==> flow/design.v (excerpt) <==
module ULA_LCD(clk, rst, rs, rw, en, dados, SOMA, SUBT, MULT, IGUAL, A, B, sinalA, sinalB);
	input [7:0] A;
	input [7:0] B;
	input sinalA;
	input sinalB;
	input SOMA;
	input SUBT;
	input MULT;
	input IGUAL;
	output en;
	output rw;
	output rs;
	output [7:0] dados;
	input clk;
	input rst;
	reg rs;
	reg rw;
	reg en;
	reg [7:0] dados;
	reg [21:0] c45;
	reg [21:0] c5;
	reg [21:0] c25;
	integer c1;
	reg flag45;
	reg flag5;
	reg flag2meio;
	reg [9:0] est2;
	reg flagbt1;
	reg flagbt2;
	reg flagbt3;
	reg flagbt4;
	reg flag_rst;
	reg [31:0] estado;
	reg subest;
	reg [5:0] charPos;
	reg [1:0] operacao;
	reg menos;
	reg [7:0] Alinha;
	reg [7:0] Blinha;
	reg menosA;
	reg menosB;
	reg menosR;
	parameter T45 = 2250, T5 = 250, T25 = 125;
	parameter clear = 1, opSOMA=1, opSUBT=2, opMULT=3, opIGUAL=4, skipLn=192, WAIT=10, WRITE=11, DEFAULT=6;
	reg [21:0] n45, n5, n25;
	reg nf45, nf5, nf25;
	always @(posedge clk) begin
		n45 = c45; n5 = c5; n25 = c25;
		nf45 = flag45; nf5 = flag5; nf25 = flag2meio;
    	if(flag_rst) begin
        	n45 = 0;
        	n25 = 0;
        	n5 = 0;
        	nf5 = 0;
        	nf45 = 0;
        	nf25 = 0;
    	end
    	if(n45 == T45) begin
            	n45 = 0;
            	nf45 = 1;
    	end
    	else if (n45 < T45) begin
        	n45 = n45+1;
    	end
    	if(n5 == T5) begin
        	n5 = 0;
        	nf5 = 1;
    	end
    	else if (n5 < T5) begin
        	n5 = n5 + 1;
    	end
    	if(n25 == T25) begin
			n25 = 0;
			nf25 = 1;
		end
		else if(n25 < T25) begin
			n25 = n25 + 1;
		end
		if(rst) begin
			c45 <= 0; c5 <= 0; c25 <= 0;
			flag45 <= 0; flag5 <= 0; flag2meio <= 0;
		end
		else begin
  ...
Size: about 12,000 cells after synthesis.
make LEC_CHECK=0 ABC_AREA=1 CAP_MARGIN=20 CORE_ASPECT_RATIO=1.22 CORE_MARGIN=2 CORE_UTILIZATION=71 CTS_CLUSTER_SIZE=100 PLACE_DENSITY=0.4 SLEW_MARGIN=20 TNS_END_PERCENT=10 finish   # period 57.5 ns
run.sh (not shown) runs the stock make flow with config.mk's settings and CLKGATE_MAP_FILE=.
The baseline did not get past 5_1_grt.
Then changed:
- ABC_AREA: 1 -> default
- CORE_ASPECT_RATIO: 1.22 -> default
- CORE_UTILIZATION: 71 -> 40
- CTS_CLUSTER_SIZE: 100 -> default
- PLACE_DENSITY: 0.4 -> default
- TNS_END_PERCENT: 10 -> default
- clock period: 57.5 -> 120.0 ns (I/O delays scaled with it)
With this change the flow finished with timing, DRC and antenna clean.
Die area grows by well over a third.
Synthesized cell count shrinks by a quarter to a third.
Synthesized area shrinks by roughly a tenth.
Then changed:
- ABC_AREA: default -> 1
- CORE_ASPECT_RATIO: default -> 1.91
- CORE_UTILIZATION: 40 -> 44
- CTS_CLUSTER_DIAMETER: default -> 355
- PLACE_DENSITY_LB_ADDON: default -> 0.05
- SLEW_MARGIN: 20 -> 0
- TNS_END_PERCENT: default -> 95
Effect: Setup slack is better by 13000 ps. Count of clock-buffer cells in the layout shrinks by 3. Cell area grows by 10%. Wire length grows by 31%. Sequential share of layout area shrinks by 0.59 points. Clock skew grows by 18 ps. First-iteration DRC count shrinks by 24%. Fmax grows by 14%. Hold slack is worse by 31 ps. Core utilization grows by 3.5 points.
Then changed:
- ABC_AREA: 1 -> default
- CELL_PAD_IN_SITES_DETAIL_PLACEMENT: default -> 2
- CORE_ASPECT_RATIO: 1.91 -> default
- CORE_UTILIZATION: 44 -> 40
- CTS_CLUSTER_DIAMETER: 355 -> default
- CTS_CLUSTER_SIZE: default -> 16
- HOLD_SLACK_MARGIN: default -> 0.03
- MIN_ROUTING_LAYER: default -> met2
- PLACE_DENSITY_LB_ADDON: 0.05 -> default
- SETUP_SLACK_MARGIN: default -> 5.0
- SLEW_MARGIN: 0 -> 30
- TNS_END_PERCENT: 95 -> default
What happened:
- The new run did not get past 5_1_grt
- die area falls slightly
- synthesized area falls by roughly a tenth
- synthesized cell count falls by a quarter to a third

---

ULA_LCD again, from the RTL that the note above started with.
Design ULA_LCD, start of the top module:
module ULA_LCD(clk, rst, rs, rw, en, dados, SOMA, SUBT, MULT, IGUAL, A, B, sinalA, sinalB);
	input [7:0] A;
	input [7:0] B;
	input sinalA;
	input sinalB;
	input SOMA;
	input SUBT;
	input MULT;
	input IGUAL;
	output en;
	output rw;
	output rs;
	output [7:0] dados;
	input clk;
	input rst;
	reg rs;
	reg rw;
	reg en;
	reg [7:0] dados;
	reg [21:0] c45;
	reg [21:0] c5;
	reg [21:0] c25;
	integer c1;
	reg flag45;
	reg flag5;
	reg flag2meio;
	reg [9:0] est2;
	reg flagbt1;
	reg flagbt2;
	reg flagbt3;
	reg flagbt4;
	reg flag_rst;
	reg [31:0] estado;
	reg subest;
	reg [5:0] charPos;
	reg [1:0] operacao;
	reg menos;
	reg [7:0] Alinha;
	reg [7:0] Blinha;
	reg menosA;
	reg menosB;
	reg menosR;
	parameter T45 = 2250, T5 = 250, T25 = 125;
	parameter clear = 1, opSOMA=1, opSUBT=2, opMULT=3, opIGUAL=4, skipLn=192, WAIT=10, WRITE=11, DEFAULT=6;
	reg [21:0] n45, n5, n25;
	reg nf45, nf5, nf25;
	always @(posedge clk) begin
		n45 = c45; n5 = c5; n25 = c25;
		nf45 = flag45; nf5 = flag5; nf25 = flag2meio;
    	if(flag_rst) begin
        	n45 = 0;
        	n25 = 0;
        	n5 = 0;
        	nf5 = 0;
        	nf45 = 0;
        	nf25 = 0;
    	end
    	if(n45 == T45) begin
            	n45 = 0;
            	nf45 = 1;
    	end
    	else if (n45 < T45) begin
        	n45 = n45+1;
    	end
    	if(n5 == T5) begin
        	n5 = 0;
        	nf5 = 1;
    	end
    	else if (n5 < T5) begin
        	n5 = n5 + 1;
    	end
    	if(n25 == T25) begin
			n25 = 0;
			nf25 = 1;
		end
		else if(n25 < T25) begin
			n25 = n25 + 1;
		end
		if(rst) begin
			c45 <= 0; c5 <= 0; c25 <= 0;
			flag45 <= 0; flag5 <= 0; flag2meio <= 0;
		end
		else begin
			c45 <= n45; c5 <= n5; c25 <= n25;
			flag45 <= nf45; flag5 <= nf5; flag2meio <= nf25;
		end
	end
	always @(posedge clk) begin
	if(rst) begin
		rs <= 0;
		rw <= 0;
		en <= 0;
		dados <= 0;
		c1 = 0;
		est2 <= 0;
		flagbt1 = 0;
		flagbt2 = 0;
		flagbt3 = 0;
		flagbt4 = 0;
		flag_rst <= 0;
		estado <= 0;
		subest = 0;
		charPos <= 0;
		operacao = 0;
		menos = 0;
  ...
Settings: LEC_CHECK=0, ABC_AREA=1, CAP_MARGIN=20, CORE_MARGIN=2, CORE_UTILIZATION=72, SLEW_MARGIN=20; clock period 126.0 ns.
Next try:
ABC_AREA = default   (was 1)
CTS_CLUSTER_SIZE = 55   (was default)
clock period = 75.7 ns   (was 126.0 ns; I/O delays follow)
Effect: This time the run did not get past global routing; synthesized area went down by 11%; synthesized cell count falls by 29%; die size shrinks by 11%.
Next try:
CORE_UTILIZATION = 57   (was 72)
CTS_CLUSTER_SIZE = default   (was 55)
clock period = 95.6 ns   (was 75.7 ns; I/O delays follow)
After rerunning: The changed run finished with timing, DRC and antenna clean. Die size rises by 26%. Synthesized area stays the same. Synthesized cell count does not change.

---

the baseline:
Starting RTL as in the previous note.
## ULA_LCD
module ULA_LCD(clk, rst, rs, rw, en, dados, SOMA, SUBT, MULT, IGUAL, A, B, sinalA, sinalB);
make LEC_CHECK=0 CAP_MARGIN=20 CELL_PAD_IN_SITES_DETAIL_PLACEMENT=0 CELL_PAD_IN_SITES_GLOBAL_PLACEMENT=0 CORE_ASPECT_RATIO=0.9 CORE_MARGIN=2 CORE_UTILIZATION=72 CTS_CLUSTER_SIZE=36 GPL_ROUTABILITY_DRIVEN=0 PLACE_DENSITY_LB_ADDON=0.0 SETUP_SLACK_MARGIN=5.0 SLEW_MARGIN=25 TNS_END_PERCENT=65 finish   # period 94.3 ns
Run status, the baseline: aborted in global routing, error GRT-0232
### the baseline -> the candidate
- removing SETUP_SLACK_MARGIN (formerly 5.0)
- removing GPL_ROUTABILITY_DRIVEN (formerly 0)
- removing CTS_CLUSTER_SIZE (formerly 36)
- removing CELL_PAD_IN_SITES_DETAIL_PLACEMENT (formerly 0)
- removing CORE_ASPECT_RATIO (formerly 0.9)
- changing SLEW_MARGIN from 25 to 20
- removing PLACE_DENSITY_LB_ADDON (formerly 0.0)
- removing CELL_PAD_IN_SITES_GLOBAL_PLACEMENT (formerly 0)
- changing CORE_UTILIZATION from 72 to 71
- removing TNS_END_PERCENT (formerly 65)
- changing the clock period (ns, I/O delays scaled along) from 94.3 to 126.0
- The candidate finished every step from synthesis to the final layout, and the layout passed the timing, DRC and antenna checks.
- Of the candidate and the baseline, the higher core area belongs to the candidate.
- Diff the candidate..the baseline | maximum buffer depth of the clock tree | unchanged
- Diff the candidate..the baseline | synthesized cell count | unchanged
- Looking at instance area at placement, the candidate sits below the baseline.
- Taking the baseline as the reference, in the candidate site row count shows an increase of 6.0%, full die area higher, compound-gate portion of the synthesized area held, post-cts gate resize count has decreased.
- In the metrics for the candidate and the baseline, the one carrying the higher setup slack after placement is the candidate.
- The candidate ends up with a share of the core filled by cells before placement that is 0.86 points lower than in the baseline.

---

ULA_LCD again, from the RTL that the note above started with.
Design ULA_LCD, start of the top module:
module ULA_LCD(clk, rst, rs, rw, en, dados, SOMA, SUBT, MULT, IGUAL, A, B, sinalA, sinalB);
export LEC_CHECK = 0
export CAP_MARGIN = 20
export CORE_MARGIN = 2
export CORE_UTILIZATION = 65
export MAX_ROUTING_LAYER = met4
export SLEW_MARGIN = 20
create_clock -name core_clock -period 90.9 [get_ports {clk}]
The first run produced a layout that fails on negative setup slack.
Change:
--- a/flow/config.mk
+++ b/flow/config.mk
@@ -8,5 +8,4 @@
 export CAP_MARGIN = 20
 export CORE_MARGIN = 2
-export CORE_UTILIZATION = 65
-export MAX_ROUTING_LAYER = met4
+export CORE_UTILIZATION = 46
 export SLEW_MARGIN = 20
==> flow/constraint.sdc (replaced) <==
create_clock -name core_clock -period 114.0 [get_ports {clk}]
set_input_delay 22.8000 -clock core_clock [delete_from_list [all_inputs] [get_ports {clk}]]
set_output_delay 22.8000 -clock core_clock [all_outputs]
set_load 0.01 [all_outputs]
After rerunning:
- The changed run completed with no timing, DRC or antenna violations
- worst setup slack is better by 8800 ps
- cell count came out higher slightly
- utilization went down by 26 points
- via count shrinks by a little under a tenth
- design area went down by a little under a tenth
- synthesized area does not change
- flip-flop count stays the same
- synthesized cell count stays the same
- non-clock buffer count goes down by 512
- global-route usage decreases by 12 points
Change:
--- a/flow/config.mk
+++ b/flow/config.mk
@@ -8,4 +8,4 @@
 export CAP_MARGIN = 20
 export CORE_MARGIN = 2
-export CORE_UTILIZATION = 46
+export CORE_UTILIZATION = 66
 export SLEW_MARGIN = 20
==> flow/constraint.sdc (replaced) <==
create_clock -name core_clock -period 96.2 [get_ports {clk}]
set_input_delay 19.2400 -clock core_clock [delete_from_list [all_inputs] [get_ports {clk}]]
set_output_delay 19.2400 -clock core_clock [all_outputs]
set_load 0.01 [all_outputs]
Outcome: Core utilization rises by 25 points; final area rises by a few percent; global-route usage rises by 10 points; sequential cell count does not change; clock-buffer cell count falls by 11; synthesized cell count is unchanged; via count rises by a few percent; critical path depth falls by 11; setup slack got worse by 5300 ps; non-clock buffer count rises by 355.

---

ULA_LCD again, from the RTL that the note above started with.
clock: 120.0 ns
lec_check: 0
abc_area: 1
cap_margin: 20
core_margin: 2
core_utilization: 40
cts_cluster_diameter: 355
slew_margin: 0
tns_end_percent: 20
The starting point completed without violations.
Next try:
==> flow/config.mk (replaced) <==
export PLATFORM = sky130hd
export DESIGN_NAME = ULA_LCD
export DESIGN_NICKNAME = ULA_LCD
export VERILOG_FILES = /design/flow/design.v
export SDC_FILE = /design/flow/constraint.sdc
export NUM_CORES = 4
export LEC_CHECK = 0
export CAP_MARGIN = 20
export CELL_PAD_IN_SITES_DETAIL_PLACEMENT = 0
export CELL_PAD_IN_SITES_GLOBAL_PLACEMENT = 1
export CORE_MARGIN = 6
export CORE_UTILIZATION = 33
export CTS_CLUSTER_SIZE = 16
export HOLD_SLACK_MARGIN = 0.03
export MIN_ROUTING_LAYER = met1
export SETUP_SLACK_MARGIN = 5.0
export SLEW_MARGIN = 30
=>
- register-to-register slack gets worse by 12000 ps
- final area went down by a little under a tenth
- setup slack is worse by 11000 ps
- sequential share of layout area is higher by 0.52 points
- synthesized area falls by roughly a tenth
- maximum frequency shrinks by roughly a tenth
- utilization decreases by 6.4 points
- clock-buffer cell count went up by 3
- routed wire length goes down by a little under a tenth
- global-route usage went down by 5.0 points

---

## run A
Starting RTL as in the previous note.
Settings: LEC_CHECK=0, ABC_AREA=0, CAP_MARGIN=20, CELL_PAD_IN_SITES_GLOBAL_PLACEMENT=3, CORE_ASPECT_RATIO=1.91, CORE_MARGIN=2, CORE_UTILIZATION=44, CTS_CLUSTER_DIAMETER=355, PLACE_DENSITY_LB_ADDON=0.05, SLEW_MARGIN=40, TNS_END_PERCENT=95; clock period 120.0 ns.
Run A got as far as global placement without I/O (3_1_place_gp_skip_io), where a tool error ended the run.
#### Input delta (run B over run A)
Settings: a change of CORE_ASPECT_RATIO from 1.91 to 0.61; a change of PLACE_DENSITY_LB_ADDON from 0.05 to 0.09; a change of CORE_UTILIZATION from 44 to 38; a change of SLEW_MARGIN from 40 to 25; a change of CAP_MARGIN from 20 to 35.
Findings:
Run B reached the final stage; the timing, DRC and antenna checks on its layout passed. Vertical die size of run B falls short of that of run A by more than a quarter. Between run A and run B, core utilization at floorplan is higher for run A, run B comes in under that. Looking at run A and run B, the share of flip-flops with an asynchronous set or reset is a wash. Run B vs run A: total die size up by more than 10%.
The following lists how run C was set up differently from run B:
Settings: removing ABC_AREA (formerly 0); changing CAP_MARGIN from 35 to 20; removing CORE_ASPECT_RATIO (formerly 0.61); changing CORE_UTILIZATION from 38 to 50; removing CELL_PAD_IN_SITES_GLOBAL_PLACEMENT (formerly 3); removing TNS_END_PERCENT (formerly 95); changing SLEW_MARGIN from 25 to 20; removing PLACE_DENSITY_LB_ADDON (formerly 0.09); removing CTS_CLUSTER_DIAMETER (formerly 355); changing the clock period (ns, I/O delays scaled along) from 120.0 to 63.4.
Relative to run B, cell area has gone up in run C. Run C vs run B: area added between synthesis and finish up in run C. Compared with run B, in run C global-route wire length before repair moved up, setup slack moved down, met2 wire length moved up. Note that the number of global-route vias before repair recorded for run C amounts to 1.3 times the value seen in run B. Run C: complete, dirty (setup timing).
Relative to run C, the following input files were edited for run D:
Settings: changing CORE_UTILIZATION from 50 to 13; changing the clock period (ns, I/O delays scaled along) from 63.4 to 126.0.
==> results <==
Run D has completed all stages; timing, DRC and antenna checks passed.
Run D does better than run C on sum of routed wire length over all layers.
Clock net sink count came out exactly the same in run D and run C.
First-iteration DRC count: lower on run D
Taking run C as the reference, in run D die size up about 280%, worst hold-check slack down 0.0057 ns, floorplan die width up 330 um.
Between run D and run C, sum of negative setup slack is lower for run C, run D comes in above that.
Compared to run C, run D has well-tap cell count 280% higher.
--- input diff run D..run E ---
Settings: a change of CORE_UTILIZATION from 13 to 40; an added SETUP_SLACK_MARGIN of 5.0; a change of the clock period (ns, I/O delays scaled along) from 126.0 to 114.0.
## What came out
Per the comparison of run E with run D, setup slack picked up an extra 1.92 ns, number of ordinary inverters in the final layout picked up an extra about 0.35%, initial antenna violation count lost 4, area added between synthesis and finish lost 5.9 points, final area lost 3600 sq um. Min sequential share of layout area across run E and run D: run D. Summary of run E over run D: combinational cell area excluding buffers and inverters moved up; average wire per cell in the routed design moved up; die area moved down.
--- input diff run E..run F ---
Settings: removing SETUP_SLACK_MARGIN (formerly 5.0); changing CORE_UTILIZATION from 40 to 71; setting ABC_AREA to 1 for the first time; changing the clock period (ns, I/O delays scaled along) from 114.0 to 106.0.
Results
Both conditions hold for run E: the flow ran to the end and the final layout passed the timing, DRC and antenna checks.
Having completed the whole flow, run F delivered a layout that passed the timing, DRC and antenna checks.
Clock-buffer cell count shrinks by more than a quarter when moving from run E to run F.
Run E -> run F: number of cell rows decreased by more than 10%
Final cell count (lower): run E
Compared with run E, sum of met3 wire segment lengths after detailed routing in run F increased by more than half.
Compared with run E, in run F number of buffers added by the clock tree synthesis step went down, area added between synthesis and finish went down.
Run F vs. run E: critical path depth went up 4.6%.
